==> design/flow/config.mk <==
export PLATFORM = sky130hd
export DESIGN_NAME = pwm_hw
export DESIGN_NICKNAME = pwm_hw
export VERILOG_FILES = /design/flow/design.v
export SDC_FILE = /design/flow/constraint.sdc
export NUM_CORES = 4
export LEC_CHECK = 0
export CAP_MARGIN = 5
export CORE_MARGIN = 8
export CORE_UTILIZATION = 38
export CTS_CLUSTER_SIZE = 22
export GPL_TIMING_DRIVEN = 0
export HOLD_SLACK_MARGIN = -0.06
export MAX_ROUTING_LAYER = met4
export PLACE_DENSITY_LB_ADDON = 0.0
export SETUP_SLACK_MARGIN = 0.07
export SLEW_MARGIN = 20
export TNS_END_PERCENT = 75
==> design/flow/constraint.sdc <==
create_clock -name core_clock -period 2.0 [get_ports {clk}]
set_input_delay 0.4000 -clock core_clock [delete_from_list [all_inputs] [get_ports {clk}]]
set_output_delay 0.4000 -clock core_clock [all_outputs]
set_load 0.01 [all_outputs]
==> design/flow/design.v <==
module pwm_hw(
input clk,      			 
input reset,  			     
input red,                   
input green,                 
input blue,                  
output [19:0] Red_High_HW,   
output [19:0] Red_Low_HW,    
output [19:0] Green_High_HW, 
output [19:0] Green_Low_HW,  
output [19:0] Blue_High_HW,  
output [19:0] Blue_Low_HW    
             );
HW_PWM Red(.clk(clk),.reset(reset),.Colour_input(red),.High_Count(Red_High_HW),.Low_Count(Red_Low_HW));           
HW_PWM Green(.clk(clk),.reset(reset),.Colour_input(green),.High_Count(Green_High_HW), .Low_Count(Green_Low_HW));  
HW_PWM Blue(.clk(clk),.reset(reset),.Colour_input(blue),.High_Count(Blue_High_HW), .Low_Count(Blue_Low_HW));      
endmodule
module HW_PWM(
input clk,                     
input reset,                   
input Colour_input,            
output reg [19:0] High_Count,  
output reg [19:0] Low_Count    
            );
reg PrevPwm;                   
reg [19:0]Count;               
always@(posedge clk)
begin
if (!reset)                    
    begin
	Count<=20'b0;
	High_Count<=20'b0;
	Low_Count<=20'b0;          
	PrevPwm<=1'b0;
	end
else if(Colour_input==1)       
   begin
	if(PrevPwm!=Colour_input)  
		begin
 		Low_Count<=Count;      
		PrevPwm<=1'b1;         
		Count<=20'b0;          
		end
	else
		begin                  
		Count<=Count+1'b1;     
		end
  end
else if(Colour_input==0)       
	begin
	if(PrevPwm!=Colour_input)  
		begin
		High_Count<=Count;     
		PrevPwm<=Colour_input; 
		Count<=20'b0;          
		end
else
     begin                     
     Count<=Count+1'b1;        
     end     
end
end			
endmodule			
==> design/flow/run.sh <==
#!/bin/bash
# the make line also repeats each setting of config.mk as NAME=value (left out here)
make -C /OpenROAD-flow-scripts/flow DESIGN_CONFIG=/design/flow/config.mk WORK_HOME=/design/flow/orfs CLKGATE_MAP_FILE= finish
==> results_slide.txt, run 1 <==
Implementation Results

Run status
  – Outcome: timing/DRC/antenna clean

Power
  – Flop pwr share: 51.2%
  – PwrDens: 772 nW/um2
  – Switch Pwr: 1.67 mW
  – Power in the clock group: 3.14 mW
  – Peak supply drop: 0.568 mV
  – Switching Share: 23.1%
  – Leading power group: sequential cells
  – Combinational power: 0.384 mW
  – Leak: 3.16 nW
  – Internal: 5.54 mW
  – Combinational Power Share: 5.3%
  – Seq pwr: 3.69 mW
  – Clock group share of total power: 43.5%

Flow run
  – OpenROAD warning count: 30
  – MaxCap Viol Count: 0

Synth
  – Multiplexer share: 17.2%
  – Cell area leaders: dfxtp_1 50%, mux2i_1 17%, nor2b_1 11%
  – Post-synthesis simple-gate area fraction: 21.0%
  – YS warnings: 1
  – Commonest cells post-synth: 183 x dfxtp_1, 125 x mux2i_1, 123 x nor2b_1
  – EDFF count, synth: 0
  – Yosys Instances: 703
  – Ys async rst share: 0%
  – Post-Syn Area: 7260 um2
  – Yosys reg bits: 183
  – Most common cell in the netlist: dfxtp_1
  – Dominant flop cell: dfxtp_1
  – Post-synth top area cell: dfxtp_1
  – Fa+ha+maj area frac: 1.55%
  – Syn avg cell area: 10.3 um2
  – XOR Share, Synth: 4.34%
  – Seq/Total Area, Yosys: 50.5%
  – Synth cell types: 33
  – Top cell type's share of synthesized area: 50.5%
  – Mapped Nets: 717
  – Gate Count Post-Synth: 703
  – Aoi share: 2.47%
  – Main logic family: simple AND/OR/NAND/NOR gates
  – Yosys stat chip area: 7260 um2

Critical path
  – RR Endpoint: Red.Count[19]$_SDFF_PP0_
  – Worst-path cell chain: clkdlybuf4s50_1 > inv_1 > ha_1 > nand2_1 > clkbuf_1 > nor2_1
  – Data arrival, critical path: 2150 ps
  – FF-to-FF path depth: 4
  – CP top delay family: buffers and inverters
  – Worst setup EP type: flip-flop
  – Startpoint Class: primary input
  – Cell count along the critical path: 6
  – CP peak stage delay: 520 ps
  – Crit path to: Blue.Count[12]$_SDFF_PP0_
  – Worst-path fanout max: 10
  – R2R Setup Slk: 180 ps
  – Setup CP Type: in -> reg
  – Reg-to-reg startpoint: Red.Count[3]$_SDFF_PP0_
  – Bufs and invs on worst path: 3
  – Crit path DRT: 2290 ps
  – Critical Path Start: blue
  – Slowest cell on the critical path: clkdlybuf4s50_1

Die
  – # IOs: 125
  – Die area: 23800 um2
  – Die width: 154 um
  – Total core area: 18700 um2
  – Die Height: 154 um
  – Core Util at FP: 38.8%
  – Num rows: 50

Placed design
  – PortBufs: 123
  – Hpwl dp: 12900 um
  – GPL Wtd Cong: 0.772
  – Placed cell count: 1060

Clock tree
  – Clk slew on worst S/H paths: 70 ps
  – Clk latency late pin: 420 ps
  – CTS max path bufs: 2
  – CTS tree: yes
  – CTS HTree Levels: 4
  – Hold_buf cts: 0
  – TritonCTS Buffers: 17
  – Root Driver: clkbuf_16
  – Setup bufs post-CTS: 0
  – Sink Count: 183

Drt
  – Drc violations: 0
  – Total wire length: 18100 um
  – WL/cell: 16.6 um
  – Routed via count: 5333
  – Via density: 4.90
  – TritonRoute pass-1 iters: 4
  – Detailed Route Iter0 Violations: 204
  – Diode count: 0
  – Antenna viol nets, final: 0

Final timing
  – Slew @ Worst Pin: 889 ps
  – Post-Route Setup TNS: 0 ps
  – Period utilization: 93.1%
  – Slew Viols, Final: 0
  – Worst Skew: 11.8 ps
  – Crit path time final: 1860 ps
  – Final Hold Vio Count: 0
  – RSZ-0062 raised after global routing: yes
  – Relative slew slack: 40.7%
  – Max Clk Rate: 0.537 GHz
  – Fin Hold WS: 421 ps
  – Final setup violation count: 0

Cells and area
  – Fill count: 1728
  – Post-Route Utilization: 49.9%
  – Area growth, synth to finish: 28.7%
  – Final cell count without fillers: 1089
  – Nets: 857

GRT
  – Largest net degree at the start of global routing: 17
  – Remaining Overflow, GRT: 0
  – Initial antenna violation count: 0
  – Vias in the first global route: 5534
  – GR Util All Layers: 15.8%
  – First-pass GRT wire length: 29400 um

Worst hold path
  – Hold_sp: reset
  – WHS Path Cells: 3
  – Hold worst-path end: Green.Count[13]$_SDFF_PP0_
  – Worst min path class: in -> reg
==> layer usage <==
layer | global-route usage [%] | routed length [um]
met1 | 18.3 | 8130
met5 | - | 0
met4 | 6.02 | 261
met3 | 3.29 | 827
met2 | 26.5 | 8880
==> final cells by class <==
type                            count  area, um2  area share (%)
Sequential cell                   183       3670            39.3
Multi-Input combinational cell    470       3400            36.4
Timing Repair Buffer              123       1230            13.2
Clock buffer                       20        437            4.68
Tap cell                          234        293            3.14
Buffer                             37        164            1.76
Clock inverter                     11        103            1.10
Inverter                           11       41.3           0.442
==> repair_timing <==
| action | 4_1_cts | 5_1_grt |
|---|---|---|
| hold endpoints to repair | 0 | 0 |
| resized | 2 | 10 |
| endpoints found under the setup margin | 13 | 37 |
==> metrics by stage <==
step / setup WS [ps] / cell area [um2] / power [mW]
final: 138 / 9340 / 7.21
after global routing: 52.3 / 9340 / 7.49
after CTS: 80.1 / 9330 / 7.30
after detailed placement: -593 / 8780 / 4.17
after global placement: -599 / 8780 / 4.16
after floorplan: 243 / 7260 / 4.04
==> run 2: changes to the inputs <==
- ABC_AREA: unset -> 1
- CAP_MARGIN: 5 -> 20
- CORE_MARGIN: 8 -> 2
- CORE_UTILIZATION: 38 -> 68
- CTS_CLUSTER_DIAMETER: unset -> 222
- CTS_CLUSTER_SIZE: 22 -> 100
- GPL_TIMING_DRIVEN: 0 -> unset
- HOLD_SLACK_MARGIN: -0.06 -> unset
- MAX_ROUTING_LAYER: met4 -> unset
- PLACE_DENSITY: unset -> 0.36
- PLACE_DENSITY_LB_ADDON: 0.0 -> unset
- SETUP_SLACK_MARGIN: 0.07 -> unset
- TNS_END_PERCENT: 75 -> unset
- clock period: 2.0 -> 1.36 ns (I/O delays scaled with it)
==> run 2 against run 1 <==
Against the previous run: now fails the layout checks on setup timing; clock skew barely moved; area after synthesis fell by 2.2%; sequential power rose by 61%; critical path depth rose by 2; hold slack got worse by 240 ps; synthesized cell count rose by 30%; first-iteration DRC count rose to 5.9 times the previous value; non-clock buffer count rose by 1.
==> results_slide.txt, run 2 <==
Implementation Results

GRT
  – GR Util All Layers: 39.8%
  – Initial antenna violation count: 0
  – Vias in the first global route: 7248
  – Largest net degree at the start of global routing: 66
  – Remaining Overflow, GRT: 0
  – First-pass GRT wire length: 35700 um

Critical path
  – Crit path DRT: 1800 ps
  – Startpoint Class: flip-flop
  – RR Endpoint: Red.Count[18]$_SDFF_PP0_
  – Worst-path fanout max: 5
  – Reg-to-reg startpoint: Red.Count[0]$_SDFF_PP0_
  – Crit path to: Red.Count[18]$_SDFF_PP0_
  – Cell count along the critical path: 8
  – Setup CP Type: reg -> reg
  – Data arrival, critical path: 1860 ps
  – CP top delay family: simple AND/OR/NAND/NOR gates
  – Most common cell on crit path: nor2_4
  – FF-to-FF path depth: 8
  – Slowest cell on the critical path: dfxtp_4
  – Bufs and invs on worst path: 0
  – Worst-path cell chain: ha_4 > nand2_2 > nor2_4 > nand2_4 > nor2_4 > nand3_1 > nand2_1 > nor2_1
  – Critical Path Start: Red.Count[0]$_SDFF_PP0_
  – CP peak stage delay: 380 ps
  – Worst setup EP type: flip-flop
  – R2R Setup Slk: -60 ps

Final timing
  – Slew @ Worst Pin: 426 ps
  – Final WS setup: -58.5 ps
  – Fin Hold WS: 182 ps
  – Slew Viols, Final: 0
  – Relative slew slack: 71.6%
  – Period utilization: 104%
  – Max Clk Rate: 0.705 GHz
  – Final Hold Vio Count: 0
  – Worst Skew: 12.2 ps
  – Final setup violation count: 5
  – Crit path time final: 1420 ps
  – RSZ-0062 raised after global routing: yes

Synth
  – Mapped Nets: 925
  – Post-synth top area cell: dfxtp_1
  – Multiplexer share: 0%
  – EDFF count, synth: 0
  – Main logic family: AND-OR/OR-AND gates
  – Most common cell in the netlist: dfxtp_1
  – Commonest cells post-synth: 183 x dfxtp_1, 144 x o21ai_0, 135 x a21oi_1, 135 x nor2_1, 84 x nand2_1
  – Yosys Instances: 911
  – Syn avg cell area: 7.79 um2
  – YS warnings: 1
  – Post-Syn Area: 7100 um2
  – Cell area leaders: dfxtp_1 52%, o21ai_0 10%, a21oi_1 9.5%
  – Post-synthesis simple-gate area fraction: 19.5%
  – Fa+ha+maj area frac: 1.59%
  – Seq/Total Area, Yosys: 51.6%
  – Aoi share: 20.3%
  – Ys async rst share: 0%
  – Top cell type's share of synthesized area: 51.6%
  – Synth cell types: 22
  – Gate Count Post-Synth: 911
  – XOR Share, Synth: 0%
  – Dominant flop cell: dfxtp_1
  – Yosys reg bits: 183
  – Yosys stat chip area: 7100 um2

Power
  – Switching Share: 27.8%
  – Switch Pwr: 3.55 mW
  – Leak: 3.77 nW
  – Peak supply drop: 0.913 mV
  – Internal: 9.21 mW
  – Clock group share of total power: 40.7%
  – Flop pwr share: 46.6%
  – Seq pwr: 5.94 mW
  – Combinational power: 1.63 mW
  – Combinational Power Share: 12.8%
  – Final Power: 12.8 mW
  – Leading power group: sequential cells
  – PwrDens: 1420 nW/um2
  – Power in the clock group: 5.19 mW

Flow run
  – MaxCap Viol Count: 0
  – OpenROAD warning count: 33

Cells and area
  – Nets: 1064
  – Post-Route Utilization: 87.6%
  – Finished layout cell area: 8960 um2
  – Storage cell area: 3750 um2
  – Fill count: 496
  – Comb gate area: 3110 um2
  – Area growth, synth to finish: 26.3%

Clock tree
  – CTS max path bufs: 2
  – TritonCTS Buffers: 17
  – CTS tree: yes
  – CTS HTree Levels: 4
  – Sink Count: 183
  – Root Driver: clkbuf_8
  – Clk latency late pin: 560 ps
  – Clk slew on worst S/H paths: 70 ps
  – Hold_buf cts: 0

Drt
  – Detailed Route Iter0 Violations: 1197
  – Antenna viol nets, final: 0
  – Total wire length: 24400 um
  – Diode count: 0
  – Routed via count: 7678
  – TritonRoute pass-1 iters: 12
  – Via density: 6.40
  – Drc violations: 0
  – WL/cell: 20.4 um

Placed design
  – GPL Wtd Cong: 0.945
  – Placement-stage cell area: 8620 um2
  – Pre-CTS setup slack: -471 ps
  – Hpwl dp: 12900 um
  – PortBufs: 124

Worst hold path
  – Hold_sp: reset
  – Hold worst-path end: Blue.PrevPwm$_SDFFE_PN0P_
  – WHS Path Cells: 3
  – Worst min path class: in -> reg

Run status
  – Outcome: complete, but fails checks
  – Violated checks: setup timing

Die
  – Core Util at FP: 69.4%
  – Die width: 106 um
  – Die Height: 106 um
  – Die area: 11300 um2
  – Num rows: 37
  – # IOs: 125
  – Total core area: 10200 um2
run 2: per-stage QoR:
stage,instances,setup TNS (ps)
finish,1199,-141
global route,1199,-689
CTS,1193,-20.3
detailed placement,1160,-46830
global placement,1160,-37500
floorplan,911,0
run 2: layer usage:
metal | global-route usage [%] | wire, um | up-vias
li1 | - | - | 3302
met1 | 46.2 | 8490 | 3482
met2 | 67.6 | 11700 | 693
met3 | 8.65 | 2580 | 201
met4 | 22.8 | 1690 | 0
met5 | 0 | 0 | -
run 2: timing repair:
item,in CTS,in global routing
gates cloned,0,2
setup buffers,1,4
setup endpoints to repair,133,74
resized,517,85
pin swaps,1,8
run 2: area by class of cell:
type	count	share of cell area (%)
repair buffers	161	11.0
repair inverters	2	0.140
clock buffers	17	4.62
clock inverters	15	2.12
multi-input cells	602	34.7
well taps	136	1.90
inverters	83	3.59
flip-flops and latches	183	41.9
==> run 3: changes to the inputs <==
- ABC_AREA: 1 -> unset
- CAP_MARGIN: 20 -> 5
- CTS_CLUSTER_DIAMETER: 222 -> 363
- CTS_CLUSTER_SIZE: 100 -> 33
- HOLD_SLACK_MARGIN: unset -> -0.09
- PLACE_DENSITY: 0.36 -> unset
- clock period: 1.36 -> 1.69 ns (I/O delays scaled with it)
==> run 3 against run 2 <==
Against the previous run: largest power group unchanged; wire length grew 7.7%; area after synthesis grew 2.3%; critical endpoint is now Red.Count[16]$_SDFF_PP0_; sequential share of layout area shrank 3.4 points; still fails the layout checks on setup timing; power shrank 31%; utilization grew 4.9 points; critical path type unchanged; cell area grew 6.6%; clock-buffer cell count grew 4; sequential power shrank 27%; fmax shrank 23%; register-to-register slack lost 99 ps; non-clock buffer count grew 28; via count shrank 13%.
==> results_slide.txt, run 3 <==
Implementation Results

Die
  – # IOs: 125
  – Num rows: 37
  – Core Util at FP: 70.3%
  – Die area: 11500 um2
  – Die width: 107 um
  – Total core area: 10300 um2
  – Die Height: 107 um

Clock tree
  – Root Driver: clkbuf_8
  – TritonCTS Buffers: 17
  – Clk latency late pin: 550 ps
  – CTS max path bufs: 2
  – CTS tree: yes
  – Sink Count: 183
  – CTS HTree Levels: 4
  – Clk slew on worst S/H paths: 80 ps

Critical path
  – Worst setup EP type: flip-flop
  – RR Endpoint: Red.Count[16]$_SDFF_PP0_
  – Data arrival, critical path: 2270 ps
  – Bufs and invs on worst path: 0
  – Critical Path Start: Red.Count[0]$_SDFF_PP0_
  – FF-to-FF path depth: 5
  – Slowest cell on the critical path: nor4b_1
  – CP peak stage delay: 500 ps
  – R2R Setup Slk: -160 ps
  – Worst-path cell chain: ha_1 > nand3_1 > nor4b_1 > xnor2_1 > nor2_1
  – Crit path to: Red.Count[16]$_SDFF_PP0_
  – Crit path DRT: 2110 ps
  – Worst-path fanout max: 6
  – Reg-to-reg startpoint: Red.Count[0]$_SDFF_PP0_
  – Cell count along the critical path: 5
  – CP top delay family: simple AND/OR/NAND/NOR gates
  – Startpoint Class: flip-flop
  – Setup CP Type: reg -> reg

Synth
  – EDFF count, synth: 0
  – Post-Syn Area: 7260 um2
  – Syn avg cell area: 10.3 um2
  – Most common cell in the netlist: dfxtp_1
  – Yosys Instances: 703
  – Fa+ha+maj area frac: 1.55%
  – Top cell type's share of synthesized area: 50.5%
  – Aoi share: 2.47%
  – Ys async rst share: 0%
  – Cell area leaders: dfxtp_1 50%, mux2i_1 17%, nor2b_1 11%
  – Multiplexer share: 17.2%
  – Commonest cells post-synth: 183 x dfxtp_1, 125 x mux2i_1, 123 x nor2b_1
  – YS warnings: 1
  – Yosys stat chip area: 7260 um2
  – Mapped Nets: 717
  – Yosys reg bits: 183
  – Dominant flop cell: dfxtp_1
  – Main logic family: simple AND/OR/NAND/NOR gates
  – Gate Count Post-Synth: 703
  – Synth cell types: 33
  – XOR Share, Synth: 4.34%
  – Post-synth top area cell: dfxtp_1
  – Post-synthesis simple-gate area fraction: 21.0%
  – Seq/Total Area, Yosys: 50.5%

Flow run
  – MaxCap Viol Count: 0
  – OpenROAD warning count: 33

Placed design
  – Hpwl dp: 12200 um
  – GPL Wtd Cong: 0.773
  – PortBufs: 124
  – Placed cell count: 987

Run status
  – Outcome: complete, but fails checks
  – Violated checks: setup timing

Final timing
  – Max Clk Rate: 0.541 GHz
  – RSZ-0062 raised after global routing: yes
  – Relative slew slack: 64.5%
  – Period utilization: 109%
  – Final Hold Vio Count: 0
  – Crit path time final: 1850 ps
  – Slew Viols, Final: 0
  – Worst Skew: 16.2 ps
  – Slew @ Worst Pin: 533 ps
  – Final setup violation count: 6
  – Final WS setup: -157 ps

Worst hold path
  – Hold worst-path end: Green.Count[14]$_SDFF_PP0_
  – WHS Path Cells: 3
  – Worst min path class: in -> reg
  – Hold_sp: reset

Cells and area
  – Nets: 886
  – Final cell count without fillers: 1021
  – Area growth, synth to finish: 31.5%

GRT
  – GR Util All Layers: 40.5%
  – Largest net degree at the start of global routing: 68
  – Initial antenna violation count: 0
  – Vias in the first global route: 6669
  – Remaining Overflow, GRT: 0
  – First-pass GRT wire length: 35600 um

Power
  – PwrDens: 918 nW/um2
  – Switch Pwr: 2.14 mW
  – Flop pwr share: 49.8%
  – Seq pwr: 4.36 mW
  – Leak: 4.09 nW
  – Combinational power: 0.544 mW
  – Combinational Power Share: 6.2%
  – Clock group share of total power: 44.0%
  – Final Power: 8.76 mW
  – Power in the clock group: 3.86 mW
  – Leading power group: sequential cells
  – Peak supply drop: 0.869 mV
  – Switching Share: 24.5%
  – Internal: 6.62 mW

Drt
  – WL/cell: 25.8 um
  – Drc violations: 0
  – Diode count: 0
  – Detailed Route Iter0 Violations: 711
  – Antenna viol nets, final: 0
  – Total wire length: 26300 um
  – Via density: 6.58
  – TritonRoute pass-1 iters: 7
  – Routed via count: 6717
[run 3: stage by stage]
step / utilization [%] / setup TNS (ps) / hold slack (ps) / setup slack (ps) / cell area, um2
after detailed placement: 87.4 / -3760 / 499 / -203 / 9020
after floorplan: - / 0 / 452 / 46.0 / 7260
after global placement: 87.4 / -1000 / 477 / -156 / 9020
final: 92.5 / -339 / 244 / -157 / 9550
after CTS: 91.6 / -17.5 / 214 / -14.2 / 9450
after global routing: 92.5 / -657 / 231 / -121 / 9550
[run 3: repair_timing]
action	4_1_cts	5_1_grt
pin swaps	2	7
buffers inserted	1	1
resized	128	21
hold buffers	0	0
endpoints found under the setup margin	125	15
[run 3: area by class of cell]
class / instances / area (um2)
flip-flops and latches: 183 / 3680
repair buffers: 189 / 1620
multi-input cells: 470 / 3490
clock inverters: 11 / 100
fillers: 355 / 776
clock buffers: 21 / 449
inverters: 11 / 41.3
well taps: 136 / 170
[run 3: per-layer routing]
metal	track usage, %	part of all wire [%]
met5	0	0
met4	23.1	7.8
met3	7.45	9.6
met2	72.1	49
met1	45.1	34
==> run 4: changes to the inputs <==
- CAP_MARGIN: 5 -> 20
- CORE_MARGIN: 2 -> 7
- CORE_UTILIZATION: 68 -> 62
- CTS_CLUSTER_DIAMETER: 363 -> unset
- CTS_CLUSTER_SIZE: 33 -> 22
- HOLD_SLACK_MARGIN: -0.09 -> unset
- MAX_ROUTING_LAYER: unset -> met4
- clock period: 1.69 -> 2.0 ns (I/O delays scaled with it)
==> run 4 against run 3 <==
Against the previous run: the run now finishes clean; largest cell class unchanged; non-clock buffer count down 33; global-route usage fell by 17 points; via count decreased by 20%; sequential power down 15%; critical path depth unchanged; critical endpoint is now Blue.Count[18]$_SDFF_PP0_; clock-buffer cell count shrank 1; largest power group is now clock; synthesized cell count is the same; wire length fell by 36%; flip-flop count unchanged; first-iteration DRC count down 60%.
==> results_slide.txt, run 4 <==
Implementation Results

Run status
  – Outcome: timing/DRC/antenna clean

Synth
  – Yosys stat chip area: 7260 um2
  – Commonest cells post-synth: 183 x dfxtp_1, 125 x mux2i_1, 123 x nor2b_1
  – Gate Count Post-Synth: 703
  – Post-Syn Area: 7260 um2
  – Dominant flop cell: dfxtp_1
  – YS warnings: 1
  – Aoi share: 2.47%
  – Seq/Total Area, Yosys: 50.5%
  – Most common cell in the netlist: dfxtp_1
  – Synth cell types: 33
  – Multiplexer share: 17.2%
  – Mapped Nets: 717
  – EDFF count, synth: 0
  – Post-synthesis simple-gate area fraction: 21.0%
  – Syn avg cell area: 10.3 um2
  – Cell area leaders: dfxtp_1 50%, mux2i_1 17%, nor2b_1 11%
  – Yosys reg bits: 183
  – Main logic family: simple AND/OR/NAND/NOR gates
  – Ys async rst share: 0%
  – XOR Share, Synth: 4.34%
  – Post-synth top area cell: dfxtp_1
  – Fa+ha+maj area frac: 1.55%
  – Top cell type's share of synthesized area: 50.5%
  – Yosys Instances: 703

Die
  – Die Height: 122 um
  – Die area: 14900 um2
  – Die width: 122 um
  – Total core area: 11400 um2
  – Core Util at FP: 63.6%
  – # IOs: 125
  – Num rows: 39

Final timing
  – Post-Route Setup TNS: 0 ps
  – Relative slew slack: 73.3%
  – Slew Viols, Final: 0
  – RSZ-0062 raised after global routing: no
  – Period utilization: 90.2%
  – Max Clk Rate: 0.554 GHz
  – Final WS setup: 196 ps
  – Crit path time final: 1800 ps
  – Slew @ Worst Pin: 395 ps
  – Final Hold Vio Count: 0
  – Worst Skew: 8.01 ps
  – Final setup violation count: 0

Drt
  – Wl on met1: 6980 um
  – Diode count: 0
  – WL/cell: 16.9 um
  – Via density: 5.42
  – Antenna viol nets, final: 0
  – Total wire length: 16800 um
  – Met2 Wirelength: 8720 um
  – Detailed Route Iter0 Violations: 281
  – TritonRoute pass-1 iters: 4
  – Routed via count: 5392
  – Drc violations: 0
  – Met3 WL: 797 um
  – Top layer in use: met4

Power
  – Peak supply drop: 0.674 mV
  – Switch Pwr: 1.60 mW
  – PwrDens: 831 nW/um2
  – Switching Share: 20.3%
  – Leak: 3.34 nW
  – Seq pwr: 3.69 mW
  – Combinational power: 0.393 mW
  – Flop pwr share: 46.9%
  – Internal: 6.26 mW
  – Clock group share of total power: 48.1%
  – Leading power group: clock
  – Power in the clock group: 3.78 mW
  – Combinational Power Share: 5.0%

Flow run
  – OpenROAD warning count: 31
  – MaxCap Viol Count: 0

Clock tree
  – Hold_buf cts: 0
  – CTS HTree Levels: 4
  – Clk slew on worst S/H paths: 60 ps
  – Clk latency late pin: 430 ps
  – TritonCTS Buffers: 17
  – Setup bufs post-CTS: 0
  – CTS tree: yes
  – CTS max path bufs: 2
  – Root Driver: clkbuf_16
  – # resized after CTS: 0
  – Sink Count: 183

Critical path
  – Bufs and invs on worst path: 0
  – Data arrival, critical path: 2150 ps
  – Critical Path Start: Blue.Count[0]$_SDFF_PP0_
  – Worst-path fanout max: 6
  – Reg-to-reg startpoint: Blue.Count[0]$_SDFF_PP0_
  – Startpoint Class: flip-flop
  – Crit path DRT: 2350 ps
  – Worst-path cell chain: ha_1 > nand3_1 > nor3_1 > nand4_1 > mux2i_1
  – R2R Setup Slk: 200 ps
  – CP top delay family: simple AND/OR/NAND/NOR gates
  – Setup CP Type: reg -> reg
  – Slowest cell on the critical path: dfxtp_1
  – Crit path to: Blue.Count[18]$_SDFF_PP0_
  – FF-to-FF path depth: 5
  – Cell count along the critical path: 5
  – CP peak stage delay: 440 ps
  – Worst setup EP type: flip-flop
  – RR Endpoint: Blue.Count[18]$_SDFF_PP0_

GRT
  – Largest net degree at the start of global routing: 89
  – Remaining Overflow, GRT: 0
  – Vias in the first global route: 5560
  – GR Util All Layers: 23.5%
  – Initial antenna violation count: 0
  – First-pass GRT wire length: 27200 um

Placed design
  – Pre-CTS setup slack: 22.7 ps
  – GPL Wtd Cong: 0.890
  – Hpwl dp: 11600 um
  – PortBufs: 124
  – Placement-stage cell area: 8780 um2

Worst hold path
  – WHS Path Cells: 2
  – Worst min path class: in -> reg
  – Hold worst-path end: Blue.PrevPwm$_SDFFE_PN0P_
  – Hold_sp: reset

Cells and area
  – Area growth, synth to finish: 30.4%
  – Nets: 853
  – Finished layout cell area: 9460 um2
==> run 4: per-layer routing <==
metal,GRT usage (%),vias to the layer above
li1,-,2657
met1,25.0,2581
met2,41.4,126
met3,5.56,28
met4,9.69,0
met5,-,-
==> run 4: layout make-up <==
| type | count | area (um2) |
|---|---|---|
| flip-flops and latches | 183 | 3660 |
| inverters | 11 | 41.3 |
| fillers | 703 | 1960 |
| well taps | 143 | 179 |
| repair buffers | 156 | 1510 |
| clock buffers | 20 | 457 |
| multi-input cells | 470 | 3390 |
| clock inverters | 12 | 223 |
==> run 4: stage by stage <==
step           power, mW  hold slack, ps  std cells  util, %
6_report            7.86             401        995     82.9
2_1_floorplan       4.04             452        703        -
4_1_cts             7.92             382        995     82.9
3_3_place_gp        4.15             479        963     76.9
3_5_place_dp        4.16             496        963     76.9
5_1_grt             8.09             413        995     82.9
==> run 5: changes to the inputs <==
- ABC_AREA: unset -> 1
- CELL_PAD_IN_SITES_DETAIL_PLACEMENT: unset -> 2
- CORE_ASPECT_RATIO: unset -> 0.57
- CORE_MARGIN: 7 -> 6
- CORE_UTILIZATION: 62 -> 20
- CTS_CLUSTER_SIZE: 22 -> unset
- GPL_ROUTABILITY_DRIVEN: unset -> 0
- HOLD_SLACK_MARGIN: unset -> 0.27
- MAX_ROUTING_LAYER: met4 -> met5
- MIN_ROUTING_LAYER: unset -> met1
- PLACE_DENSITY_LB_ADDON: unset -> 0.01
- SLEW_MARGIN: 20 -> 10
- TNS_END_PERCENT: unset -> 85
- clock period: 2.0 -> 1.53 ns (I/O delays scaled with it)
==> run 5 against run 4 <==
Against the previous run: hold slack improved by 38 ps; wire length is 66% higher; register-to-register slack worse by 95 ps; cell area rose by 2.3%; global-route usage down 9.6 points; worst setup slack lost 95 ps; clock skew increased by 2.4 ps; die area rose to 2.7 times the previous value; largest cell class unchanged; area after synthesis is 2.2% lower; utilization down 55 points; largest power group is now sequential cells; clock-buffer cell count did not move.
==> results_slide.txt, run 5 <==
Implementation Results

Drt
  – Drc violations: 0
  – Antenna viol nets, final: 0
  – Detailed Route Iter0 Violations: 296
  – WL/cell: 17.9 um
  – TritonRoute pass-1 iters: 5
  – Met3 WL: 915 um
  – Via density: 4.29
  – Wl on met1: 15600 um
  – Total wire length: 27800 um
  – Met2 Wirelength: 11100 um
  – Top layer in use: met4
  – Routed via count: 6658

Synth
  – Post-synthesis simple-gate area fraction: 19.5%
  – Yosys reg bits: 183
  – Cell area leaders: dfxtp_1 52%, o21ai_0 10%, a21oi_1 9.5%
  – Aoi share: 20.3%
  – Dominant flop cell: dfxtp_1
  – Main logic family: AND-OR/OR-AND gates
  – Top cell type's share of synthesized area: 51.6%
  – Ys async rst share: 0%
  – Gate Count Post-Synth: 911
  – Yosys Instances: 911
  – EDFF count, synth: 0
  – Post-synth top area cell: dfxtp_1
  – YS warnings: 1
  – Mapped Nets: 925
  – Post-Syn Area: 7100 um2
  – Multiplexer share: 0%
  – XOR Share, Synth: 0%
  – Most common cell in the netlist: dfxtp_1
  – Yosys stat chip area: 7100 um2
  – Fa+ha+maj area frac: 1.59%
  – Syn avg cell area: 7.79 um2
  – Seq/Total Area, Yosys: 51.6%
  – Commonest cells post-synth: 183 x dfxtp_1, 144 x o21ai_0, 135 x a21oi_1, 135 x nor2_1, 84 x nand2_1
  – Synth cell types: 22

Critical path
  – Reg-to-reg startpoint: Red.Count[6]$_SDFF_PP0_
  – CP top delay family: simple AND/OR/NAND/NOR gates
  – R2R Setup Slk: 100 ps
  – Worst-path fanout max: 5
  – Cell count along the critical path: 7
  – Worst-path cell chain: nand2_1 > nor2_4 > nand2_2 > nor2_4 > nand3_1 > nand2_1 > nor2_1
  – Crit path DRT: 1860 ps
  – Slowest cell on the critical path: dfxtp_1
  – CP peak stage delay: 410 ps
  – Worst setup EP type: flip-flop
  – FF-to-FF path depth: 7
  – RR Endpoint: Red.Count[15]$_SDFF_PP0_
  – Setup CP Type: reg -> reg
  – Startpoint Class: flip-flop
  – Critical Path Start: Red.Count[6]$_SDFF_PP0_
  – Bufs and invs on worst path: 0
  – Crit path to: Red.Count[15]$_SDFF_PP0_
  – Data arrival, critical path: 1760 ps

Cells and area
  – Storage cell area: 3670 um2
  – Fill count: 3981
  – Finished layout cell area: 9680 um2
  – Comb gate area: 2940 um2
  – Nets: 1075
  – Area growth, synth to finish: 36.4%

Run status
  – Outcome: timing/DRC/antenna clean

Die
  – Core Util at FP: 20.6%
  – Num rows: 51
  – Die area: 40300 um2
  – Total core area: 34500 um2
  – Die Height: 154 um
  – Die width: 261 um
  – # IOs: 125

Placed design
  – Placement-stage cell area: 9190 um2
  – PortBufs: 124
  – Pre-CTS setup slack: -295 ps
  – Hpwl dp: 21600 um

GRT
  – First-pass GRT wire length: 43100 um
  – Remaining Overflow, GRT: 0
  – GR Util All Layers: 13.9%
  – Vias in the first global route: 6891
  – Initial antenna violation count: 0
  – Largest net degree at the start of global routing: 35

Final timing
  – RSZ-0062 raised after global routing: no
  – Post-Route Setup TNS: 0 ps
  – Fin Hold WS: 439 ps
  – Period utilization: 93.4%
  – Final setup violation count: 0
  – Slew @ Worst Pin: 367 ps
  – Worst Skew: 10.4 ps
  – Slew Viols, Final: 0
  – Max Clk Rate: 0.700 GHz
  – Final WS setup: 101 ps
  – Relative slew slack: 75.5%
  – Crit path time final: 1430 ps
  – Final Hold Vio Count: 0

Power
  – Final Power: 11.6 mW
  – PwrDens: 1200 nW/um2
  – Switch Pwr: 3.11 mW
  – Leading power group: sequential cells
  – Peak supply drop: 0.679 mV
  – Switching Share: 26.8%
  – Clock group share of total power: 41.7%
  – Leak: 4.06 nW
  – Flop pwr share: 45.2%
  – Combinational power: 1.52 mW
  – Combinational Power Share: 13.1%
  – Power in the clock group: 4.83 mW
  – Seq pwr: 5.24 mW
  – Internal: 8.48 mW

Clock tree
  – Setup bufs post-CTS: 0
  – Root Driver: clkbuf_16
  – CTS tree: yes
  – Clk slew on worst S/H paths: 70 ps
  – CTS max path bufs: 2
  – Sink Count: 183
  – Clk latency late pin: 440 ps
  – CTS HTree Levels: 4
  – TritonCTS Buffers: 17

Worst hold path
  – WHS Path Cells: 1
  – Worst min path class: reg -> reg
  – Hold worst-path end: Green.Count[0]$_SDFF_PP0_
  – Hold_sp: Green.Count[0]$_SDFF_PP0_

Flow run
  – MaxCap Viol Count: 0
  – OpenROAD warning count: 29
-- run 5: layer usage --
layer  vias up  track usage, %
met5         -               0
met4         0            2.78
met3        12            3.09
met2        76            19.1
met1      3247            21.7
li1       3323               -
-- run 5: repair_timing --
item | in CTS | in global routing
resized | 120 | 3
cloned | 0 | 0
hold buffers | 1 | 0
setup endpoints to repair | 120 | 2
endpoints found under the hold margin | 3 | 0
-- run 5: final cells by class --
class | count | share of cell area, %
sequential | 183 | 37.9
multi-input combinational | 602 | 30.4
timing repair buffer | 174 | 15.9
tap | 477 | 6.16
clock buffer | 20 | 4.61
inverter | 83 | 3.22
clock inverter | 12 | 1.82
antenna | 1 | 0.0258
-- run 5: through the flow --
step                      util [%]  instances
after floorplan                  -        911
after global placement        26.6       1518
after detailed placement      26.6       1518
after CTS                     28.0       1551
after global routing          28.0       1551
final                         28.0       1552
==> run 6: changes to the inputs <==
- ABC_AREA: 1 -> unset
- CELL_PAD_IN_SITES_DETAIL_PLACEMENT: 2 -> unset
- CORE_ASPECT_RATIO: 0.57 -> unset
- CORE_MARGIN: 6 -> 2
- CORE_UTILIZATION: 20 -> 58
- CTS_CLUSTER_SIZE: unset -> 33
- GPL_ROUTABILITY_DRIVEN: 0 -> unset
- HOLD_SLACK_MARGIN: 0.27 -> unset
- MAX_ROUTING_LAYER: met5 -> unset
- MIN_ROUTING_LAYER: met1 -> unset
- PLACE_DENSITY_LB_ADDON: 0.01 -> unset
- SLEW_MARGIN: 10 -> 20
- TNS_END_PERCENT: 85 -> unset
- clock period: 1.53 -> 1.02 ns (I/O delays scaled with it)
==> run 6 against run 5 <==
Against the previous run: the run now fails in clock tree synthesis; synthesized cell count down 23%; area after synthesis up 2.3%; die area down 67%.
==> results_slide.txt, run 6 <==
Run Summary

Run status
  – Outcome: did not finish
  – Last stage: clock tree synthesis
  – Err: [ERROR DPL-0038] Utilization greater than 100%, impossible to legalize

Die
  – Num rows: 40
  – Die width: 116 um
  – Core Util at FP: 59.9%
  – Total core area: 12100 um2
  – # IOs: 125
  – Die area: 13400 um2
  – Die Height: 116 um

Synth
  – Aoi share: 2.47%
  – Post-synth top area cell: dfxtp_1
  – YS warnings: 1
  – Yosys Instances: 703
  – Main logic family: simple AND/OR/NAND/NOR gates
  – Post-Syn Area: 7260 um2
  – Most common cell in the netlist: dfxtp_1
  – Fa+ha+maj area frac: 1.55%
  – Cell area leaders: dfxtp_1 50%, mux2i_1 17%, nor2b_1 11%
  – Syn avg cell area: 10.3 um2
  – Commonest cells post-synth: 183 x dfxtp_1, 125 x mux2i_1, 123 x nor2b_1
  – EDFF count, synth: 0
  – Synth cell types: 33
  – Dominant flop cell: dfxtp_1
  – Yosys stat chip area: 7260 um2
  – Yosys reg bits: 183
  – Ys async rst share: 0%
  – Multiplexer share: 17.2%
  – Seq/Total Area, Yosys: 50.5%
  – Mapped Nets: 717
  – Post-synthesis simple-gate area fraction: 21.0%
  – XOR Share, Synth: 4.34%
  – Top cell type's share of synthesized area: 50.5%
  – Gate Count Post-Synth: 703

Placed design
  – GPL Wtd Cong: 0.835
  – PortBufs: 124
  – Hpwl dp: 12900 um
  – Placed cell count: 1120
[run 6: per-stage QoR]
stage	cell area, um2	worst slack (ps)
2_1_floorplan	7910	-506
3_3_place_gp	10300	-710
3_5_place_dp	10300	-704
==> run 7: changes to the inputs <==
- CORE_UTILIZATION: 58 -> 50
- clock period: 1.02 -> 0.997 ns (I/O delays scaled with it)
==> run 7 against run 6 <==
Against the previous run: the layout now fails its checks (setup timing); area after synthesis unchanged; die area rose by 15%; synthesized cell count did not move.
==> results_slide.txt, run 7 <==
Implementation Results

Die
  – # IOs: 125
  – Num rows: 44
  – Total core area: 14400 um2
  – Die width: 124 um
  – Core Util at FP: 50.5%
  – Die Height: 124 um
  – Die area: 15500 um2

Placed design
  – GPL Wtd Cong: 0.834
  – Pre-CTS setup slack: -724 ps
  – Placed cell count: 1132
  – Hpwl dp: 12400 um
  – PortBufs: 124

Drt
  – Diode count: 0
  – Routed via count: 6494
  – TritonRoute pass-1 iters: 5
  – WL/cell: 18.4 um
  – Detailed Route Iter0 Violations: 397
  – Total wire length: 22700 um
  – Antenna viol nets, final: 0
  – Drc violations: 0
  – Via density: 5.28

Clock tree
  – CTS tree: yes
  – Sink Count: 183
  – CTS HTree Levels: 4
  – Root Driver: clkbuf_16
  – CTS max path bufs: 2
  – TritonCTS Buffers: 17
  – Clk latency late pin: 440 ps
  – Clk slew on worst S/H paths: 70 ps

GRT
  – Largest net degree at the start of global routing: 51
  – Met3 GRT Util: 5.67%
  – Initial antenna violation count: 0
  – Most Crowded Layer GR: met2
  – First-pass GRT wire length: 32400 um
  – M1 GR Usage: 30.5%
  – GRT met2 Usage: 45.3%
  – GR Util All Layers: 25.7%
  – Remaining Overflow, GRT: 0
  – Vias in the first global route: 6478

Worst hold path
  – WHS Path Cells: 2
  – Worst min path class: in -> reg
  – Hold worst-path end: Green.High_Count[19]$_SDFFE_PN0P_
  – Hold_sp: reset

Synth
  – Post-Syn Area: 7260 um2
  – Synth cell types: 33
  – Yosys reg bits: 183
  – Yosys Instances: 703
  – EDFF count, synth: 0
  – Yosys stat chip area: 7260 um2
  – Post-synth top area cell: dfxtp_1
  – Top cell type's share of synthesized area: 50.5%
  – YS warnings: 1
  – Aoi share: 2.47%
  – Dominant flop cell: dfxtp_1
  – Fa+ha+maj area frac: 1.55%
  – XOR Share, Synth: 4.34%
  – Cell area leaders: dfxtp_1 50%, mux2i_1 17%, nor2b_1 11%
  – Most common cell in the netlist: dfxtp_1
  – Commonest cells post-synth: 183 x dfxtp_1, 125 x mux2i_1, 123 x nor2b_1
  – Mapped Nets: 717
  – Syn avg cell area: 10.3 um2
  – Ys async rst share: 0%
  – Seq/Total Area, Yosys: 50.5%
  – Gate Count Post-Synth: 703
  – Main logic family: simple AND/OR/NAND/NOR gates
  – Post-synthesis simple-gate area fraction: 21.0%
  – Multiplexer share: 17.2%

Critical path
  – Crit path to: Red.Count[17]$_SDFF_PP0_
  – Cell count along the critical path: 4
  – Worst setup EP type: flip-flop
  – Data arrival, critical path: 1980 ps
  – R2R Setup Slk: -610 ps
  – RR Endpoint: Red.Count[17]$_SDFF_PP0_
  – Startpoint Class: flip-flop
  – Critical Path Start: Red.Count[11]$_SDFF_PP0_
  – Bufs and invs on worst path: 0
  – FF-to-FF path depth: 4
  – Worst-path cell chain: nand4_4 > or4_4 > or3_4 > a21oi_2
  – CP top delay family: simple AND/OR/NAND/NOR gates
  – Crit path DRT: 1370 ps
  – Worst-path fanout max: 6
  – Slowest cell on the critical path: or4_4
  – Setup CP Type: reg -> reg
  – Reg-to-reg startpoint: Red.Count[11]$_SDFF_PP0_
  – CP peak stage delay: 570 ps

Final timing
  – Final WS setup: -611 ps
  – RSZ-0062 raised after global routing: yes
  – Worst Skew: 8.36 ps
  – Relative slew slack: 72.7%
  – Crit path time final: 1610 ps
  – Slew Viols, Final: 0
  – Final Hold Vio Count: 0
  – Slew @ Worst Pin: 409 ps
  – Final setup violation count: 301
  – Period utilization: 161%
  – Fin Hold WS: 135 ps
  – Max Clk Rate: 0.622 GHz

Power
  – Power in the clock group: 7.16 mW
  – Combinational power: 1.50 mW
  – Switching Share: 22.8%
  – PwrDens: 1270 nW/um2
  – Leading power group: sequential cells
  – Leak: 5.28 nW
  – Switch Pwr: 3.66 mW
  – Flop pwr share: 46.0%
  – Clock group share of total power: 44.6%
  – Seq pwr: 7.39 mW
  – Internal: 12.4 mW
  – Combinational Power Share: 9.4%
  – Peak supply drop: 1.33 mV

Cells and area
  – Area growth, synth to finish: 73.9%
  – Nets: 1048
  – Final cell count without fillers: 1231

Flow run
  – OpenROAD warning count: 34
  – MaxCap Viol Count: 0

Run status
  – Outcome: complete, but fails checks
  – Violated checks: setup timing
run 7: repair_timing:
item	4_1_cts	5_1_grt
hold buffers	0	0
pin swaps	61	43
buffers inserted	39	26
cloned	4	7
endpoints found under the setup margin	301	301
resized	811	80
run 7: final cells by class:
class	instances	area, um2
multi-input combinational	470	4190
sequential	183	3890
timing repair buffer	351	3630
fill	637	1750
clock buffer	24	524
tap	184	230
clock inverter	8	106
inverter	11	46.3
run 7: stage by stage:
step	total power [mW]	TNS (ps)	utilization [%]	cell area, um2
final	16.1	-43630	87.8	12600
after floorplan	8.30	-12980	-	7920
after global placement	8.60	-90100	71.7	10300
after CTS	15.8	-38210	83.4	12000
after detailed placement	8.63	-96200	71.7	10300
after global routing	16.5	-53290	87.8	12600
run 7: per-layer routing:
layer / wire [um] / up-vias
met1: 9150 / 3179
met5: 0 / -
met4: 791 / 0
met2: 11800 / 188
li1: - / 3066
met3: 944 / 61
==> run 8: changes to the inputs <==
- CORE_UTILIZATION: 50 -> 72
- CTS_CLUSTER_DIAMETER: unset -> 358
- CTS_CLUSTER_SIZE: 33 -> 31
- HOLD_SLACK_MARGIN: unset -> -0.09
- PLACE_DENSITY: unset -> 0.6
- clock period: 0.997 -> 1.55 ns (I/O delays scaled with it)
==> run 8 against run 7 <==
Against the previous run: area after synthesis did not move; synthesized cell count unchanged; die area down 30%; the flow now stops in clock tree synthesis.
==> results_slide.txt, run 8 <==
Run Summary

Synth
  – Ys async rst share: 0%
  – XOR Share, Synth: 4.34%
  – Fa+ha+maj area frac: 1.55%
  – Top cell type's share of synthesized area: 50.5%
  – Post-Syn Area: 7260 um2
  – Synth cell types: 33
  – Cell area leaders: dfxtp_1 50%, mux2i_1 17%, nor2b_1 11%
  – Post-synthesis simple-gate area fraction: 21.0%
  – Yosys reg bits: 183
  – Multiplexer share: 17.2%
  – Seq/Total Area, Yosys: 50.5%
  – Syn avg cell area: 10.3 um2
  – Post-synth top area cell: dfxtp_1
  – Aoi share: 2.47%
  – Commonest cells post-synth: 183 x dfxtp_1, 125 x mux2i_1, 123 x nor2b_1
  – EDFF count, synth: 0
  – Main logic family: simple AND/OR/NAND/NOR gates
  – Yosys Instances: 703
  – Gate Count Post-Synth: 703
  – YS warnings: 1
  – Mapped Nets: 717
  – Dominant flop cell: dfxtp_1
  – Most common cell in the netlist: dfxtp_1
  – Yosys stat chip area: 7260 um2

Die
  – Core Util at FP: 74.3%
  – Num rows: 36
  – Die Height: 104 um
  – Die width: 104 um
  – # IOs: 125
  – Total core area: 9770 um2
  – Die area: 10900 um2

Placed design
  – PortBufs: 124
  – Placement-stage cell area: 9170 um2
  – Hpwl dp: 15500 um
  – Pre-CTS setup slack: -381 ps
  – Placed cell count: 1000
  – GPL Wtd Cong: 0.786

Run status
  – Outcome: did not finish
  – Err: [ERROR DPL-0038] Utilization greater than 100%, impossible to legalize
  – Last stage: clock tree synthesis
==> run 9: changes to the inputs <==
- CORE_UTILIZATION: 72 -> 70
- CTS_CLUSTER_DIAMETER: 358 -> unset
- CTS_CLUSTER_SIZE: 31 -> 22
- HOLD_SLACK_MARGIN: -0.09 -> unset
- clock period: 1.55 -> 1.23 ns (I/O delays scaled with it)
==> run 9 against run 8 <==
Against the previous run: the flow again stops in clock tree synthesis; synthesized cell count stayed put; die area is 2.7% higher; area after synthesis unchanged.
==> results_slide.txt, run 9 <==
Run Summary

Run status
  – Outcome: did not finish
  – Last stage: clock tree synthesis
  – Err: [ERROR DPL-0038] Utilization greater than 100%, impossible to legalize

Synth
  – YS warnings: 1
  – Ys async rst share: 0%
  – Mapped Nets: 717
  – Seq/Total Area, Yosys: 50.5%
  – Post-synth top area cell: dfxtp_1
  – Dominant flop cell: dfxtp_1
  – Top cell type's share of synthesized area: 50.5%
  – Syn avg cell area: 10.3 um2
  – Synth cell types: 33
  – Fa+ha+maj area frac: 1.55%
  – Main logic family: simple AND/OR/NAND/NOR gates
  – XOR Share, Synth: 4.34%
  – EDFF count, synth: 0
  – Yosys reg bits: 183
  – Cell area leaders: dfxtp_1 50%, mux2i_1 17%, nor2b_1 11%
  – Aoi share: 2.47%
  – Yosys Instances: 703
  – Gate Count Post-Synth: 703
  – Most common cell in the netlist: dfxtp_1
  – Multiplexer share: 17.2%
  – Commonest cells post-synth: 183 x dfxtp_1, 125 x mux2i_1, 123 x nor2b_1
  – Post-synthesis simple-gate area fraction: 21.0%
  – Post-Syn Area: 7260 um2
  – Yosys stat chip area: 7260 um2

Placed design
  – PortBufs: 124
  – Hpwl dp: 14500 um
  – GPL Wtd Cong: 0.878

Die
  – Num rows: 37
  – Total core area: 10200 um2
  – Die width: 106 um
  – # IOs: 125
  – Core Util at FP: 71.3%
  – Die Height: 106 um
  – Die area: 11200 um2
[run 9: metrics by stage]
stage / setup WS, ps / area (um2) / power, mW / cells / setup TNS (ps)
after floorplan: -296 / 7520 / 6.60 / 703 / -2850
after global placement: -606 / 9520 / 6.82 / 1026 / -59380
after detailed placement: -666 / 9520 / 6.87 / 1026 / -69830
==> run 10: changes to the inputs <==
- CORE_ASPECT_RATIO: unset -> 0.5
- CORE_UTILIZATION: 70 -> 61
- CTS_CLUSTER_DIAMETER: unset -> 395
- CTS_CLUSTER_SIZE: 22 -> 100
- PLACE_DENSITY: 0.6 -> 0.36
- SETUP_SLACK_MARGIN: unset -> 0.12
- TNS_END_PERCENT: unset -> 5
- clock period: 1.23 -> 2.0 ns (I/O delays scaled with it)
==> run 10 against run 9 <==
Against the previous run: synthesized cell count did not move; area after synthesis did not move; now clean on timing, DRC and antenna; die area increased by 15%.
==> results_slide.txt, run 10 <==
Implementation Results

Run status
  – Outcome: timing/DRC/antenna clean

Synth
  – Post-Syn Area: 7260 um2
  – Syn avg cell area: 10.3 um2
  – Post-synthesis simple-gate area fraction: 21.0%
  – Gate Count Post-Synth: 703
  – Multiplexer share: 17.2%
  – Cell area leaders: dfxtp_1 50%, mux2i_1 17%, nor2b_1 11%
  – Post-synth top area cell: dfxtp_1
  – Ys async rst share: 0%
  – Top cell type's share of synthesized area: 50.5%
  – Yosys stat chip area: 7260 um2
  – EDFF count, synth: 0
  – Fa+ha+maj area frac: 1.55%
  – Commonest cells post-synth: 183 x dfxtp_1, 125 x mux2i_1, 123 x nor2b_1
  – Yosys reg bits: 183
  – Mapped Nets: 717
  – Synth cell types: 33
  – Dominant flop cell: dfxtp_1
  – Yosys Instances: 703
  – Most common cell in the netlist: dfxtp_1
  – Main logic family: simple AND/OR/NAND/NOR gates
  – YS warnings: 1
  – Aoi share: 2.47%
  – XOR Share, Synth: 4.34%
  – Seq/Total Area, Yosys: 50.5%

Cells and area
  – Area growth, synth to finish: 30.0%
  – Fill count: 761
  – Nets: 857
  – Comb gate area: 3390 um2
  – Storage cell area: 3660 um2

Final timing
  – Final Hold Vio Count: 0
  – Worst Skew: 10.4 ps
  – Final setup violation count: 0
  – Slew @ Worst Pin: 380 ps
  – RSZ-0062 raised after global routing: yes
  – Relative slew slack: 74.3%
  – Crit path time final: 1880 ps
  – Period utilization: 94.1%
  – Fin Hold WS: 418 ps
  – Post-Route Setup TNS: 0 ps
  – Max Clk Rate: 0.531 GHz
  – Final WS setup: 117 ps
  – Slew Viols, Final: 0

Critical path
  – Bufs and invs on worst path: 0
  – CP top delay family: simple AND/OR/NAND/NOR gates
  – Startpoint Class: flip-flop
  – FF-to-FF path depth: 4
  – Data arrival, critical path: 2240 ps
  – Worst-path cell chain: nand4_2 > or4_4 > or3_1 > a21oi_1
  – Cell count along the critical path: 4
  – Crit path DRT: 2350 ps
  – CP peak stage delay: 600 ps
  – Worst-path fanout max: 8
  – Critical Path Start: Red.Count[8]$_SDFF_PP0_
  – RR Endpoint: Red.Count[17]$_SDFF_PP0_
  – Reg-to-reg startpoint: Red.Count[8]$_SDFF_PP0_
  – Slowest cell on the critical path: or4_4
  – Crit path to: Red.Count[17]$_SDFF_PP0_
  – R2R Setup Slk: 120 ps
  – Worst setup EP type: flip-flop
  – Setup CP Type: reg -> reg

Power
  – Power in the clock group: 3.35 mW
  – Flop pwr share: 49.5%
  – Seq pwr: 3.69 mW
  – Clock group share of total power: 45.0%
  – Leak: 3.33 nW
  – Combinational power: 0.408 mW
  – Leading power group: sequential cells
  – Switching Share: 23.5%
  – Switch Pwr: 1.75 mW
  – PwrDens: 789 nW/um2
  – Combinational Power Share: 5.5%
  – Peak supply drop: 0.521 mV
  – Internal: 5.69 mW

Drt
  – Routed via count: 5429
  – Antenna viol nets, final: 0
  – Via density: 5.32
  – Total wire length: 15900 um
  – Diode count: 0
  – Drc violations: 0
  – WL/cell: 15.6 um
  – TritonRoute pass-1 iters: 7
  – Detailed Route Iter0 Violations: 323

Worst hold path
  – Hold worst-path end: Red.High_Count[4]$_SDFFE_PN0P_
  – Hold_sp: reset
  – WHS Path Cells: 2
  – Worst min path class: in -> reg

Clock tree
  – Clk latency late pin: 420 ps
  – CTS max path bufs: 2
  – Root Driver: clkbuf_16
  – Sink Count: 183
  – Hold_buf cts: 0
  – CTS HTree Levels: 4
  – Clk slew on worst S/H paths: 70 ps
  – CTS tree: yes
  – TritonCTS Buffers: 17

Die
  – Die Height: 81.1 um
  – Core Util at FP: 62.0%
  – Die width: 158 um
  – Die area: 12800 um2
  – # IOs: 125
  – Num rows: 28
  – Total core area: 11700 um2

Flow run
  – MaxCap Viol Count: 0
  – OpenROAD warning count: 32

GRT
  – First-pass GRT wire length: 25800 um
  – Largest net degree at the start of global routing: 67
  – GR Util All Layers: 25.6%
  – Vias in the first global route: 5211
  – Initial antenna violation count: 0
  – Remaining Overflow, GRT: 0

Placed design
  – GPL Wtd Cong: 0.815
  – PortBufs: 124
  – Pre-CTS setup slack: 11.8 ps
  – Hpwl dp: 10400 um
-- run 10: layout make-up --
cell class | instances | area share (%)
inverter | 11 | 0.438
clock buffer | 19 | 4.80
clock inverter | 13 | 1.45
sequential | 183 | 38.8
timing repair buffer | 160 | 16.4
multi-input combinational | 470 | 35.9
tap | 165 | 2.19
-- run 10: metrics by stage --
step / instances / power, mW / utilization, % / area (um2)
after floorplan: 703 / 4.04 / - / 7260
after global placement: 989 / 4.17 / 75.6 / 8840
after detailed placement: 989 / 4.18 / 75.6 / 8840
after CTS: 1021 / 7.49 / 80.6 / 9430
after global routing: 1021 / 7.66 / 80.6 / 9440
final: 1021 / 7.44 / 80.6 / 9440
-- run 10: timing repair --
| item | 4_1_cts | 5_1_grt |
|---|---|---|
| setup buffers | 0 | 0 |
| resized | 0 | 1 |
| endpoints found under the setup margin | 0 | 7 |
-- run 10: layer usage --
metal | GRT usage [%] | vias up | part of all wire (%)
met3 | 5.82 | 22 | 5.0
met2 | 46.4 | 118 | 50
met1 | 30.5 | 2611 | 44
li1 | - | 2678 | -
met5 | 0 | - | 0
met4 | 8.47 | 0 | 1.5
==> run 11: changes to the inputs <==
- CAP_MARGIN: 20 -> 30
- CORE_ASPECT_RATIO: 0.5 -> unset
- CORE_UTILIZATION: 61 -> 46
- CTS_CLUSTER_DIAMETER: 395 -> unset
- CTS_CLUSTER_SIZE: 100 -> 34
- GPL_ROUTABILITY_DRIVEN: unset -> 0
- MAX_ROUTING_LAYER: unset -> met4
- PLACE_DENSITY: 0.36 -> 0.6
- SETUP_SLACK_MARGIN: 0.12 -> unset
- TNS_END_PERCENT: 5 -> unset
- clock period: 2.0 -> 2.41 ns (I/O delays scaled with it)
==> run 11 against run 10 <==
Against the previous run: flip-flop count stayed put; first-iteration DRC count fell by 34%; critical path type unchanged; fmax down 6.6%; wire length fell by 1.7%; still clean.
==> results_slide.txt, run 11 <==
Implementation Results

Power
  – PwrDens: 645 nW/um2
  – Leak: 3.21 nW
  – Combinational Power Share: 5.1%
  – Combinational power: 0.302 mW
  – Flop pwr share: 51.3%
  – Clock group share of total power: 43.6%
  – Switch Pwr: 1.29 mW
  – Internal: 4.69 mW
  – Final Power: 5.98 mW
  – Peak supply drop: 0.523 mV
  – Seq pwr: 3.07 mW
  – Power in the clock group: 2.61 mW
  – Leading power group: sequential cells
  – Switching Share: 21.5%

Drt
  – Antenna viol nets, final: 0
  – TritonRoute pass-1 iters: 4
  – Diode count: 0
  – WL/cell: 14.9 um
  – Routed via count: 5224
  – Drc violations: 0
  – Detailed Route Iter0 Violations: 212
  – Via density: 4.99
  – Total wire length: 15600 um

Die
  – Die area: 16800 um2
  – # IOs: 125
  – Die Height: 130 um
  – Total core area: 15300 um2
  – Die width: 130 um
  – Num rows: 45
  – Core Util at FP: 47.4%

Synth
  – Yosys Instances: 703
  – Multiplexer share: 17.2%
  – Post-Syn Area: 7260 um2
  – Syn avg cell area: 10.3 um2
  – Post-synth top area cell: dfxtp_1
  – Top cell type's share of synthesized area: 50.5%
  – EDFF count, synth: 0
  – YS warnings: 1
  – Commonest cells post-synth: 183 x dfxtp_1, 125 x mux2i_1, 123 x nor2b_1
  – Main logic family: simple AND/OR/NAND/NOR gates
  – Aoi share: 2.47%
  – Yosys reg bits: 183
  – Yosys stat chip area: 7260 um2
  – Ys async rst share: 0%
  – Synth cell types: 33
  – Mapped Nets: 717
  – Post-synthesis simple-gate area fraction: 21.0%
  – XOR Share, Synth: 4.34%
  – Dominant flop cell: dfxtp_1
  – Most common cell in the netlist: dfxtp_1
  – Cell area leaders: dfxtp_1 50%, mux2i_1 17%, nor2b_1 11%
  – Gate Count Post-Synth: 703
  – Seq/Total Area, Yosys: 50.5%
  – Fa+ha+maj area frac: 1.55%

Critical path
  – CP top delay family: simple AND/OR/NAND/NOR gates
  – Worst-path fanout max: 7
  – Worst setup EP type: flip-flop
  – Setup CP Type: reg -> reg
  – R2R Setup Slk: 390 ps
  – FF-to-FF path depth: 5
  – Reg-to-reg startpoint: Green.Count[0]$_SDFF_PP0_
  – CP peak stage delay: 650 ps
  – RR Endpoint: Green.Count[16]$_SDFF_PP0_
  – Worst-path cell chain: ha_1 > nand3_1 > nor4_1 > a21oi_1 > a31o_2
  – Startpoint Class: flip-flop
  – Crit path to: Green.Count[16]$_SDFF_PP0_
  – Cell count along the critical path: 5
  – Crit path DRT: 2730 ps
  – Data arrival, critical path: 2330 ps
  – Slowest cell on the critical path: nor4_1
  – Bufs and invs on worst path: 0
  – Critical Path Start: Green.Count[0]$_SDFF_PP0_

Final timing
  – Worst Skew: 13.5 ps
  – Post-Route Setup TNS: 0 ps
  – Crit path time final: 2020 ps
  – Final setup violation count: 0
  – Final Hold Vio Count: 0
  – RSZ-0062 raised after global routing: no
  – Slew @ Worst Pin: 689 ps
  – Relative slew slack: 53.6%
  – Max Clk Rate: 0.496 GHz
  – Slew Viols, Final: 0
  – Period utilization: 83.6%

GRT
  – Largest net degree at the start of global routing: 49
  – Initial antenna violation count: 0
  – GR Util All Layers: 20.0%
  – Remaining Overflow, GRT: 0
  – First-pass GRT wire length: 25700 um
  – Vias in the first global route: 5101

Placed design
  – PortBufs: 124
  – Hpwl dp: 10800 um

Worst hold path
  – Worst min path class: reg -> reg
  – WHS Path Cells: 2
  – Hold_sp: Green.Low_Count[2]$_SDFFE_PN0P_
  – Hold worst-path end: Green.Low_Count[2]$_SDFFE_PN0P_

Clock tree
  – Clk latency late pin: 430 ps
  – CTS HTree Levels: 4
  – Root Driver: clkbuf_16
  – CTS tree: yes
  – Setup bufs post-CTS: 0
  – TritonCTS Buffers: 17
  – CTS max path bufs: 2
  – Hold_buf cts: 0
  – # resized after CTS: 0
  – Sink Count: 183
  – Clk slew on worst S/H paths: 60 ps

Cells and area
  – Area growth, synth to finish: 27.8%
  – Fill count: 1345
  – Nets: 839

Flow run
  – OpenROAD warning count: 30
  – MaxCap Viol Count: 0

Run status
  – Outcome: timing/DRC/antenna clean
==> run 11: per-layer routing <==
layer	share of wire (%)	vias to the layer above	track usage, %
met2	51	89	33.3
met1	45	2498	23.9
met5	0	-	-
li1	-	2629	-
met4	0.76	0	6.83
met3	3.3	8	4.58
==> run 11: through the flow <==
stage	instance area, um2	hold WS [ps]	util (%)	setup slack [ps]	instances
2_1_floorplan	7260	452	-	571	703
3_3_place_gp	8730	496	57.0	362	1017
3_5_place_dp	8730	501	57.0	301	1017
4_1_cts	9270	519	60.5	372	1047
5_1_grt	9270	540	60.5	304	1047
6_report	9270	512	60.5	395	1047
==> run 11: area by class of cell <==
cell class	count	area (um2)	area share (%)
clock buffer	20	437	4.71
clock inverter	10	108	1.16
inverter	11	41.3	0.445
multi-input combinational	470	3390	36.5
sequential	183	3660	39.5
tap	211	264	2.85
timing repair buffer	142	1370	14.8
==> run 12: changes to the inputs <==
- CAP_MARGIN: 30 -> 20
- CORE_UTILIZATION: 46 -> 67
- CTS_CLUSTER_SIZE: 34 -> 31
- GPL_ROUTABILITY_DRIVEN: 0 -> unset
- HOLD_SLACK_MARGIN: unset -> -0.09
- MAX_ROUTING_LAYER: met4 -> unset
- clock period: 2.41 -> 1.53 ns (I/O delays scaled with it)
==> run 12 against run 11 <==
Against the previous run: the layout now fails its checks (setup timing); power grew 65%; final cell count shrank 0.48%; utilization grew 32 points; critical path depth shrank 1; first-iteration DRC count grew to 3.2 times the previous value; hold slack lost 340 ps; clock power grew about 70%; non-clock buffer count grew 65.
==> results_slide.txt, run 12 <==
Implementation Results

Synth
  – Yosys reg bits: 183
  – Syn avg cell area: 10.3 um2
  – Main logic family: simple AND/OR/NAND/NOR gates
  – Cell area leaders: dfxtp_1 50%, mux2i_1 17%, nor2b_1 11%
  – Gate Count Post-Synth: 703
  – Mapped Nets: 717
  – YS warnings: 1
  – Aoi share: 2.47%
  – Post-synth top area cell: dfxtp_1
  – Most common cell in the netlist: dfxtp_1
  – Synth cell types: 33
  – Yosys stat chip area: 7260 um2
  – Multiplexer share: 17.2%
  – Ys async rst share: 0%
  – EDFF count, synth: 0
  – Seq/Total Area, Yosys: 50.5%
  – Dominant flop cell: dfxtp_1
  – Commonest cells post-synth: 183 x dfxtp_1, 125 x mux2i_1, 123 x nor2b_1
  – Post-synthesis simple-gate area fraction: 21.0%
  – Top cell type's share of synthesized area: 50.5%
  – Yosys Instances: 703
  – Post-Syn Area: 7260 um2
  – XOR Share, Synth: 4.34%
  – Fa+ha+maj area frac: 1.55%

Power
  – Combinational power: 0.626 mW
  – Peak supply drop: 1.01 mV
  – Internal: 7.56 mW
  – Final Power: 9.88 mW
  – Clock group share of total power: 45.0%
  – Leading power group: sequential cells
  – Switching Share: 23.5%
  – Switch Pwr: 2.32 mW
  – Power in the clock group: 4.45 mW
  – PwrDens: 996 nW/um2
  – Flop pwr share: 48.7%
  – Leak: 4.26 nW
  – Combinational Power Share: 6.3%
  – Seq pwr: 4.81 mW

Clock tree
  – CTS tree: yes
  – CTS max path bufs: 2
  – Root Driver: clkbuf_8
  – Hold_buf cts: 0
  – Clk slew on worst S/H paths: 70 ps
  – CTS HTree Levels: 4
  – TritonCTS Buffers: 17
  – Sink Count: 183
  – Clk latency late pin: 550 ps

Final timing
  – Period utilization: 120%
  – Max Clk Rate: 0.543 GHz
  – Worst Skew: 9.39 ps
  – Slew Viols, Final: 0
  – Crit path time final: 1840 ps
  – Post-Route Setup TNS: -2090 ps
  – Slew @ Worst Pin: 408 ps
  – Final Hold Vio Count: 0
  – Relative slew slack: 72.5%
  – Final WS setup: -311 ps
  – Final setup violation count: 21
  – RSZ-0062 raised after global routing: yes

Drt
  – Detailed Route Iter0 Violations: 682
  – WL/cell: 24.4 um
  – Total wire length: 25400 um
  – Diode count: 0
  – TritonRoute pass-1 iters: 8
  – Drc violations: 0
  – Via density: 6.41
  – Routed via count: 6682
  – Antenna viol nets, final: 0

Die
  – Core Util at FP: 67.8%
  – # IOs: 125
  – Total core area: 10700 um2
  – Die area: 11700 um2
  – Die width: 108 um
  – Num rows: 38
  – Die Height: 108 um

Critical path
  – CP top delay family: simple AND/OR/NAND/NOR gates
  – Worst-path cell chain: nand3_1 > or4_4 > o21ai_0 > a21oi_2
  – Cell count along the critical path: 4
  – Setup CP Type: reg -> reg
  – Worst setup EP type: flip-flop
  – Worst-path fanout max: 6
  – Bufs and invs on worst path: 0
  – Data arrival, critical path: 2260 ps
  – Critical Path Start: Red.Count[0]$_SDFF_PP0_
  – Crit path to: Red.Count[15]$_SDFF_PP0_
  – Slowest cell on the critical path: dfxtp_1
  – Reg-to-reg startpoint: Red.Count[0]$_SDFF_PP0_
  – Crit path DRT: 1950 ps
  – R2R Setup Slk: -310 ps
  – Startpoint Class: flip-flop
  – RR Endpoint: Red.Count[15]$_SDFF_PP0_
  – CP peak stage delay: 510 ps
  – FF-to-FF path depth: 4

Cells and area
  – Nets: 904
  – Area growth, synth to finish: 36.7%
  – Post-Route Utilization: 92.7%
  – Fill count: 375
  – Finished layout cell area: 9920 um2

Worst hold path
  – Worst min path class: in -> reg
  – Hold worst-path end: Green.Count[14]$_SDFF_PP0_
  – WHS Path Cells: 4
  – Hold_sp: reset

GRT
  – Vias in the first global route: 6456
  – Largest net degree at the start of global routing: 77
  – Remaining Overflow, GRT: 0
  – Initial antenna violation count: 0
  – First-pass GRT wire length: 34400 um
  – GR Util All Layers: 38.2%

Run status
  – Violated checks: setup timing
  – Outcome: complete, but fails checks

Placed design
  – Hpwl dp: 11900 um
  – GPL Wtd Cong: 0.820
  – PortBufs: 124
  – Placement-stage cell area: 9180 um2

Flow run
  – OpenROAD warning count: 34
  – MaxCap Viol Count: 0
==> run 12: layout make-up <==
| class | count | area (um2) | share of cell area (%) |
|---|---|---|---|
| Sequential cell | 183 | 3710 | 37.4 |
| Multi-Input combinational cell | 470 | 3630 | 36.6 |
| Timing Repair Buffer | 207 | 1790 | 18.0 |
| Clock buffer | 24 | 480 | 4.84 |
| Tap cell | 140 | 175 | 1.77 |
| Clock inverter | 7 | 93.8 | 0.946 |
| Inverter | 11 | 41.3 | 0.416 |
==> run 12: what timing repair did <==
action,CTS,global route
setup buffers,3,4
gates resized,135,58
pin swaps,8,17
gates cloned,0,0
endpoints found under the setup margin,136,27
==> run 12: layer usage <==
metal / up-vias / global-route usage, % / wire length, um
li1: 2767 / - / -
met1: 3180 / 41.7 / 8560
met2: 553 / 68.9 / 12800
met3: 182 / 7.90 / 2200
met4: 0 / 21.5 / 1870
met5: - / 0 / 0
==> run 12: metrics by stage <==
stage / setup slack (ps) / instances / hold slack (ps)
detailed placement: -318 / 1004 / 468
global placement: -281 / 1004 / 456
CTS: -159 / 1038 / 140
floorplan: -80.3 / 703 / 452
global route: -372 / 1042 / 196
finish: -311 / 1042 / 172
Power figures rest on the tool's default switching activity, not on a simulated workload.
